==> flow/design.v (excerpt) <==
module ALU_Pipeline(
  input  logic clk, rst,
  input  logic [31:0] A_in, B_in,
  input  logic [31:0] instr_in,
  output logic [31:0] Result_out,
  output logic Zero_out, Carry_out, Overflow_out, Negative_out
);
Size: ~1600 cells after synthesis, ~13000 um2 of cells after synthesis.
Settings: LEC_CHECK=0, CAP_MARGIN=30, CELL_PAD_IN_SITES_DETAIL_PLACEMENT=2, CELL_PAD_IN_SITES_GLOBAL_PLACEMENT=3, CORE_MARGIN=2, CORE_UTILIZATION=29, CTS_CLUSTER_DIAMETER=388, MAX_ROUTING_LAYER=met4, MIN_ROUTING_LAYER=met2, SLEW_MARGIN=20; clock period 7.0 ns.
run.sh (not shown) runs the stock make flow with config.mk's settings and CLKGATE_MAP_FILE=.
Rerun with:
==> flow/config.mk (replaced) <==
export PLATFORM = sky130hd
export DESIGN_NAME = ALU_Pipeline
export DESIGN_NICKNAME = ALU_Pipeline
export VERILOG_FILES = /design/flow/design.v
export SDC_FILE = /design/flow/constraint.sdc
export NUM_CORES = 4
export LEC_CHECK = 0
export CAP_MARGIN = 20
export CORE_MARGIN = 2
export CORE_UTILIZATION = 45
export SLEW_MARGIN = 20
==> flow/constraint.sdc (replaced) <==
create_clock -name core_clock -period 3.98 [get_ports {clk}]
set_input_delay 0.7960 -clock core_clock [delete_from_list [all_inputs] [get_ports {clk}]]
set_output_delay 0.7960 -clock core_clock [all_outputs]
set_load 0.01 [all_outputs]
What happened: The new run reached the layout checks and failed them: negative setup slack. Non-clock buffer count increases by 539. Cell count goes up by 14%. Area after synthesis does not change. Flip-flop count stays the same. Worst hold slack is worse by 220 ps. Final area grows by 27%. Core utilization rose by 33 points. Combinational power went up by 130%. Worst setup slack got worse by 1300 ps.
Rerun with:
--- a/flow/config.mk
+++ b/flow/config.mk
@@ -8,4 +8,4 @@
 export CAP_MARGIN = 20
 export CORE_MARGIN = 2
-export CORE_UTILIZATION = 45
+export CORE_UTILIZATION = 40
 export SLEW_MARGIN = 20
==> flow/constraint.sdc (replaced) <==
create_clock -name core_clock -period 5.97 [get_ports {clk}]
set_input_delay 1.1940 -clock core_clock [delete_from_list [all_inputs] [get_ports {clk}]]
set_output_delay 1.1940 -clock core_clock [all_outputs]
set_load 0.01 [all_outputs]
Effect:
- The changed run finished with timing, DRC and antenna clean
- hold slack improved by 81 ps
- clock power went down by about 37%
- setup slack improved by 1300 ps
- sequential power went down by about 30%
- combinational power went down by 54%
- die size went up by about 12%
- power went down by about 43%
- sequential cell count stays the same
Rerun with:
--- a/flow/config.mk
+++ b/flow/config.mk
@@ -8,4 +8,5 @@
 export CAP_MARGIN = 20
 export CORE_MARGIN = 2
-export CORE_UTILIZATION = 40
+export CORE_UTILIZATION = 56
+export SETUP_SLACK_MARGIN = -0.33
 export SLEW_MARGIN = 20
==> flow/constraint.sdc (replaced) <==
create_clock -name core_clock -period 4.55 [get_ports {clk}]
set_input_delay 0.9100 -clock core_clock [delete_from_list [all_inputs] [get_ports {clk}]]
set_output_delay 0.9100 -clock core_clock [all_outputs]
set_load 0.01 [all_outputs]
With this change the flow completed, yet does not pass: negative setup slack.
Synthesized area stays the same.
Design area came out higher by about a fifth.
Via count rose by about a fifth.
Routed wire length went up by a few percent.
Core utilization goes up by 31 points.
Fmax climbs by roughly a tenth.
Non-clock buffer count went up by 349.
Clock-buffer cell count is unchanged.
Sequential power came out higher by a quarter to a third.
Hold slack improved by 17 ps.
Rerun with:
--- a/flow/config.mk
+++ b/flow/config.mk
@@ -6,7 +6,9 @@
 export NUM_CORES = 4
 export LEC_CHECK = 0
-export CAP_MARGIN = 20
+export CAP_MARGIN = 30
+export CELL_PAD_IN_SITES_GLOBAL_PLACEMENT = 2
 export CORE_MARGIN = 2
-export CORE_UTILIZATION = 56
-export SETUP_SLACK_MARGIN = -0.33
+export CORE_UTILIZATION = 40
+export CTS_CLUSTER_DIAMETER = 388
+export MAX_ROUTING_LAYER = met4
 export SLEW_MARGIN = 20
==> flow/constraint.sdc (replaced) <==
create_clock -name core_clock -period 7.0 [get_ports {clk}]
set_input_delay 1.4000 -clock core_clock [delete_from_list [all_inputs] [get_ports {clk}]]
set_output_delay 1.4000 -clock core_clock [all_outputs]
set_load 0.01 [all_outputs]
With this change the flow went through all stages and came out clean.
Register-to-register slack improves by 1600 ps.
Global-route usage went down by 13 points.
Die area came out higher by 39%.
Setup slack gets better by 1600 ps.
Via count went down by 17%.
Final area goes down by 16%.
Power fell by 41%.
Clock power falls by 36%.
Rerun with:
==> flow/config.mk (replaced) <==
export PLATFORM = sky130hd
export DESIGN_NAME = ALU_Pipeline
export DESIGN_NICKNAME = ALU_Pipeline
export VERILOG_FILES = /design/flow/design.v
export SDC_FILE = /design/flow/constraint.sdc
export NUM_CORES = 4
export LEC_CHECK = 0
export ABC_AREA = 1
export CAP_MARGIN = 20
export CELL_PAD_IN_SITES_GLOBAL_PLACEMENT = 1
export CORE_ASPECT_RATIO = 1.19
export CORE_MARGIN = 2
export CORE_UTILIZATION = 50
export CTS_CLUSTER_DIAMETER = 332
export CTS_CLUSTER_SIZE = 90
export PLACE_DENSITY = 0.42
export SLEW_MARGIN = 20
export TNS_END_PERCENT = 5
=> Non-clock buffer count goes down by 19. Clock-buffer cell count decreases by 1. Worst setup slack improves by 1600 ps. Total power decreases by 2.5%. Register-to-register slack is better by 1600 ps. Worst hold slack gets worse by 58 ps.

========
Setup of run A:
ALU_Pipeline again, from the RTL that the note above started with.
clock: 7.26 ns
lec_check: 0
abc_area: 1
cap_margin: 25
core_aspect_ratio: 1.13
core_margin: 2
core_utilization: 40
cts_cluster_diameter: 179
gpl_timing_driven: 0
hold_slack_margin: 0.24
max_routing_layer: met4
min_routing_layer: met2
setup_slack_margin: -0.07
slew_margin: 15
tns_end_percent: 20
Run A is listed as incomplete: the tool reported an error in global routing (5_1_grt) and the run ended there.
Input changes introduced in run B (baseline for comparison: run A):
Settings: removing SETUP_SLACK_MARGIN (formerly -0.07); changing CAP_MARGIN from 25 to 20; removing MIN_ROUTING_LAYER (formerly met2); changing HOLD_SLACK_MARGIN from 0.24 to 0.16; changing CTS_CLUSTER_DIAMETER from 179 to 70; removing MAX_ROUTING_LAYER (formerly met4).
## What came out
Run B | stages: all done | timing, DRC, antenna: all pass
Reported for run A and run B, die size turned out identical to the last digit.
The area of the mapped netlist of run A and that of run B are within noise of each other.
Changes observed in run B relative to run A: number of enable-type register cells in the synthesized netlist did not really move, number of cells after detailed placement did not really move.
From run B to run A, number of buffer cells added on primary ports did not move at all.
Compared to run A, run B has final weighted congestion in routability-driven placement 22% lower.
From run A to run B, number of cells upsized or downsized after cts did not move at all.
In terms of number of buffers inserted during clock tree synthesis, run A and run B differ only marginally.
Input changes introduced in run C (baseline for comparison: run B):
Settings: SLEW_MARGIN now 20, was 15; CTS_CLUSTER_SIZE now 100, previously not set; HOLD_SLACK_MARGIN no longer set, was 0.16; TNS_END_PERCENT no longer set, was 20; CORE_UTILIZATION now 69, was 40; GPL_TIMING_DRIVEN no longer set, was 0; PLACE_DENSITY now 0.35, previously not set; CTS_CLUSTER_DIAMETER now 400, was 70; CORE_ASPECT_RATIO now 0.5, was 1.13; the clock period (ns, I/O delays scaled along) now 3.32, was 7.26.
[summary]
- Of run B and run C, only run B finishes the flow clean.
- Area fraction in xor and xnor cells came out exactly the same in run C and run B.
- Diff run B -> run C: total die size moved down, pre-CTS setup slack went down by 2510 ps, cell count after placement went down.
- Going from run B to run C, core utilization at floorplan picked up an extra 30 points, total clock sinks held, yosys synthesis chip area was more or less identical.
Setup changes, run C to run D
Settings: SETUP_SLACK_MARGIN now -0.35, previously not set; CTS_CLUSTER_SIZE now 99, was 100; CORE_UTILIZATION now 68, was 69; ABC_AREA now 0, was 1; the clock period (ns, I/O delays scaled along) now 3.61, was 3.32.
- From run C to run D the numbers moved as follows: complex-gate fraction of the synthesized area rose 18 points, synthesized cell count fell 1,173.
- Diff run C -> run D | area after synthesis | down by more than 10%
- ~same number of buffers inserted by port buffering in run C and run D
- Looking at post-synthesis average cell area across run C and run D, the one that comes out higher is run D.
- From run C to run D the numbers moved as follows: cell row count lower, total die area now smaller, yosys stat chip area -2100 um^2.
- Run D: DPL-0033 in detailed placement (3_5_place_dp) -> run aborted
- On run D: simple-gate share of the synthesized area is 34 points lower than what run C gave.
- Total nets after synthesis (run D vs. run C) decreases by more than a quarter
> inputs changed (run D -> run E)
Settings: removing CORE_ASPECT_RATIO (formerly 0.5); changing SETUP_SLACK_MARGIN from -0.35 to 0.93; removing CTS_CLUSTER_SIZE (formerly 99); changing CORE_UTILIZATION from 68 to 50; removing ABC_AREA (formerly 0); removing CTS_CLUSTER_DIAMETER (formerly 400); removing PLACE_DENSITY (formerly 0.35); changing the clock period (ns, I/O delays scaled along) from 3.61 to 3.33.
==> comparison <==
Complete run, failing final checks: run E, reason negative setup slack.
Status(run D) = ERROR, stage = detailed placement (3_5_place_dp)
Starting density of the core sits lower in run E than in run D.
Run E vs. run D: routability congestion estimate -about 16%; area after synthesis ~0 delta.
Re fraction of the mapped netlist area in compound gates: no difference whatsoever between run E and run D.
Run E -> run D: total cell area reported by yosys after synthesis delta 0, exact match
Run E vs run D: floorplan die height up in run E
In the floorplan summary, run E is listed with a die area greater than that of run D.
Run E reports a lower chip width than run D does.
Setup changes, run E to run F
Settings: an added CTS_CLUSTER_SIZE of 98; an added TNS_END_PERCENT of 10; an added ABC_AREA of 1; an added CORE_ASPECT_RATIO of 0.5; an added PLACE_DENSITY of 0.38; an added CTS_CLUSTER_DIAMETER of 400; a change of CORE_UTILIZATION from 50 to 64; a change of the clock period (ns, I/O delays scaled along) from 3.33 to 3.98.
--- outcome ---
Fraction of the mapped netlist area in compound gates in run F vs run E: down 18 points. Area after detailed placement: run F vs run E down about 12%. Run F: it failed during global routing (5_1_grt), and the tool reported GRT-0232. Relative to run E, die size has gone down in run F. Max yosys stat chip area across run F and run E: run F. Run E -> run F: placed wire-length estimate increased by a few percent.

========
run 1:
The RTL this note starts from:
==> flow/design.v <==
module ALU (
  input  logic [31:0] A, B,
  input  logic [3:0] ALUOp,
  output logic [31:0] Result,
  output logic Zero, Carry, Overflow, Negative
);
  logic [32:0] tmp;
  always_comb begin
    tmp = 33'd0;
    Carry = 0;
    Overflow = 0;
    case (ALUOp)
      4'b0000: begin  
        tmp = A + B;
        Result = tmp[31:0];
        Carry = tmp[32];
        Overflow = (~A[31] & ~B[31] & Result[31]) | (A[31] & B[31] & ~Result[31]);
      end
      4'b0001: begin  
        tmp = A - B;
        Result = tmp[31:0];
        Carry = tmp[32];
        Overflow = (A[31] & ~B[31] & ~Result[31]) | (~A[31] & B[31] & Result[31]);
      end
      4'b0010: Result = A & B;
      4'b0011: Result = A | B;
      4'b0100: Result = A ^ B;
      4'b0101: Result = ~A;
      4'b0110: Result = ~B;
      4'b0111: Result = A << B[4:0];
      4'b1000: Result = A >> B[4:0];
      4'b1001: Result = $signed(A) >>> B[4:0];
      default: Result = 32'd0;
    endcase
    Zero = (Result == 0);
    Negative = Result[31];
  end
endmodule
module ALUControl(
  input  logic [6:0] funct7,
  input  logic [2:0] funct3,
  input  logic [6:0] opcode,
  output logic [3:0] ALUOp
);
  always_comb begin
    case (opcode)
      7'b0110011: begin  
        case ({funct7, funct3})
          10'b0000000_000: ALUOp = 4'b0000;  
          10'b0100000_000: ALUOp = 4'b0001;  
          10'b0000000_111: ALUOp = 4'b0010;  
          10'b0000000_110: ALUOp = 4'b0011;  
          10'b0000000_100: ALUOp = 4'b0100;  
          10'b0000000_001: ALUOp = 4'b0111;  
          10'b0000000_101: ALUOp = 4'b1000;  
          10'b0100000_101: ALUOp = 4'b1001;  
          default: ALUOp = 4'b1111;
        endcase
      end
      default: ALUOp = 4'b1111;
    endcase
  end
endmodule
module InstructionDecoder(
  input  logic [31:0] instruction,
  output logic [6:0]  opcode,
  output logic [4:0]  rd,
  output logic [2:0]  funct3,
  output logic [4:0]  rs1,
  output logic [4:0]  rs2,
  output logic [6:0]  funct7
);
  assign opcode = instruction[6:0];
  assign rd     = instruction[11:7];
  assign funct3 = instruction[14:12];
  assign rs1    = instruction[19:15];
  assign rs2    = instruction[24:20];
  assign funct7 = instruction[31:25];
endmodule
module ALU_Pipeline(
  input  logic clk, rst,
  input  logic [31:0] A_in, B_in,
  input  logic [31:0] instr_in,
  output logic [31:0] Result_out,
  output logic Zero_out, Carry_out, Overflow_out, Negative_out
);
  logic [31:0] A_reg, B_reg;
  logic [3:0]  ALUOp;
  logic [31:0] instr_reg;
  logic [6:0] opcode, funct7;
  logic [4:0] rd, rs1, rs2;
  logic [2:0] funct3;
  logic [31:0] Result_comb;
  logic Zero_comb, Carry_comb, Overflow_comb, Negative_comb;
  always_ff @(posedge clk or posedge rst) begin
    if (rst) begin
      A_reg <= 0;
      B_reg <= 0;
      instr_reg <= 0;
    end else begin
      A_reg <= A_in;
      B_reg <= B_in;
      instr_reg <= instr_in;
    end
  end
  InstructionDecoder decoder (
    .instruction(instr_reg),
    .opcode(opcode),
    .rd(rd),
    .funct3(funct3),
    .rs1(rs1),
    .rs2(rs2),
    .funct7(funct7)
  );
  ALUControl control (
    .opcode(opcode),
    .funct3(funct3),
    .funct7(funct7),
    .ALUOp(ALUOp)
  );
  ALU alu_inst (
    .A(A_reg),
    .B(B_reg),
    .ALUOp(ALUOp),
    .Result(Result_comb),
    .Zero(Zero_comb),
    .Carry(Carry_comb),
    .Overflow(Overflow_comb),
    .Negative(Negative_comb)
  );
  always_ff @(posedge clk or posedge rst) begin
    if (rst) begin
      Result_out <= 0;
      Zero_out <= 0;
      Carry_out <= 0;
      Overflow_out <= 0;
      Negative_out <= 0;
    end else begin
      Result_out <= Result_comb;
      Zero_out <= Zero_comb;
      Carry_out <= Carry_comb;
      Overflow_out <= Overflow_comb;
      Negative_out <= Negative_comb;
    end
  end
endmodule
==> flow/config.mk <==
export PLATFORM = sky130hd
export DESIGN_NAME = ALU_Pipeline
export DESIGN_NICKNAME = ALU_Pipeline
export VERILOG_FILES = /design/flow/design.v
export SDC_FILE = /design/flow/constraint.sdc
export NUM_CORES = 4
export LEC_CHECK = 0
export ABC_AREA = 1
export CAP_MARGIN = 20
export CELL_PAD_IN_SITES_GLOBAL_PLACEMENT = 0
export CORE_ASPECT_RATIO = 1.19
export CORE_MARGIN = 2
export CORE_UTILIZATION = 50
export CTS_CLUSTER_DIAMETER = 332
export CTS_CLUSTER_SIZE = 90
export GPL_TIMING_DRIVEN = 0
export PLACE_DENSITY = 0.42
export SLEW_MARGIN = 35
export TNS_END_PERCENT = 5
==> flow/constraint.sdc <==
create_clock -name core_clock -period 7.0 [get_ports {clk}]
set_input_delay 1.4000 -clock core_clock [delete_from_list [all_inputs] [get_ports {clk}]]
set_output_delay 1.4000 -clock core_clock [all_outputs]
set_load 0.01 [all_outputs]
Run 1 | status: complete | timing, DRC, antenna: pass
[inputs] run 2 vs run 1
- clearing PLACE_DENSITY, which used to be 0.42
- clearing CELL_PAD_IN_SITES_GLOBAL_PLACEMENT, which used to be 0
- clearing GPL_TIMING_DRIVEN, which used to be 0
- clearing TNS_END_PERCENT, which used to be 5
- clearing CTS_CLUSTER_DIAMETER, which used to be 332
- clearing CORE_ASPECT_RATIO, which used to be 1.19
- swapping 50 for 31 in CORE_UTILIZATION
- swapping 35 for 20 in SLEW_MARGIN
- clearing CTS_CLUSTER_SIZE, which used to be 90
- clearing ABC_AREA, which used to be 1
- swapping 7.0 for 5.97 in the clock period (ns, I/O delays scaled along)
--- outcome ---
- Compared with run 1, in run 2 power attributed to combinational cells +about 10%; worst max-slew margin expressed relative to the limit lost 8.4 points.
- Compared with run 1, in run 2 total length of routed met3 wires went down about 54%, aggregate routed wire length moved down.
Here is what was changed in the inputs of run 3 compared with run 2.
- SETUP_SLACK_MARGIN newly set to 0.89
- CTS_CLUSTER_SIZE newly set to 86
- TNS_END_PERCENT newly set to 5
- CORE_UTILIZATION changed from 31 to 58
- CTS_CLUSTER_DIAMETER newly set to 40
- the clock period (ns, I/O delays scaled along) changed from 5.97 to 3.57
Results
FAIL run 3 @ global routing (5_1_grt): tool exited with error
Count of instances resized after the clock tree is built (run 3 over run 2): increase, 131
Area of placed instances of run 3 exceeds that of run 2 by more than 10%.
As far as number of sinks driven by the clock tree goes, run 3 and run 2 are indistinguishable; the numbers are identical.
Against run 2, run 3 comes in 4 higher on post-CTS setup-driven buffer insertion count.
Looking at die outline area, run 3 sits 21000 um^2 lower than run 2 does.
Cell area after synthesis: run 3 vs run 2 identical
As far as number of nets produced by synthesis goes, run 2 and run 3 are indistinguishable; the numbers are identical.
The inputs of run 4 differ from those of run 3 as listed below.
- removing TNS_END_PERCENT (formerly 5)
- changing CORE_UTILIZATION from 58 to 40
- removing CTS_CLUSTER_SIZE (formerly 86)
- removing CTS_CLUSTER_DIAMETER (formerly 40)
- removing SETUP_SLACK_MARGIN (formerly 0.89)
- changing the clock period (ns, I/O delays scaled along) from 3.57 to 7.0
### Flow results
Run 4 was carried through to the last stage, and its layout satisfied the timing, DRC and antenna checks. Diff run 3 -> run 4 | instance count after placement with tap cells included | decrease of 365. Between run 4 and run 3, it is run 4 whose number of instances resized during post-cts repair is lower, by 131. Reported for run 3 and run 4, sequential-to-total area share from yosys stat turned out identical to the last digit. Run 4 vs run 3, total setup buffers inserted after CTS went down by 4. Run 3 → run 4: post-synthesis simple-gate area fraction neither gained nor lost much, final weighted congestion in routability-driven placement decreased 0.16, post-place instance area has decreased.
What run 5 does differently from run 4 at the input level:
- an added SETUP_SLACK_MARGIN of 0.93
- a change of CORE_UTILIZATION from 40 to 58
- a change of the clock period (ns, I/O delays scaled along) from 7.0 to 5.27
Findings:
Fraction of the core area occupied by cells at floorplan was lower in run 4 than in run 5.
Compared with run 4, run 5 shows a via count of the first global-routing pass that is 5.6% higher.
Run 5 ends up with higher post-synthesis to final-layout area growth than run 4 does.
Remaining antenna violation count after routing came out exactly the same in run 5 and run 4.
| relative contribution of sequential cells to total power | run 5 vs run 4 | 1.6 points lower |
Cmp run 5 and run 4 / row count / higher: run 4
Power is estimated from default activity; no workload was simulated.
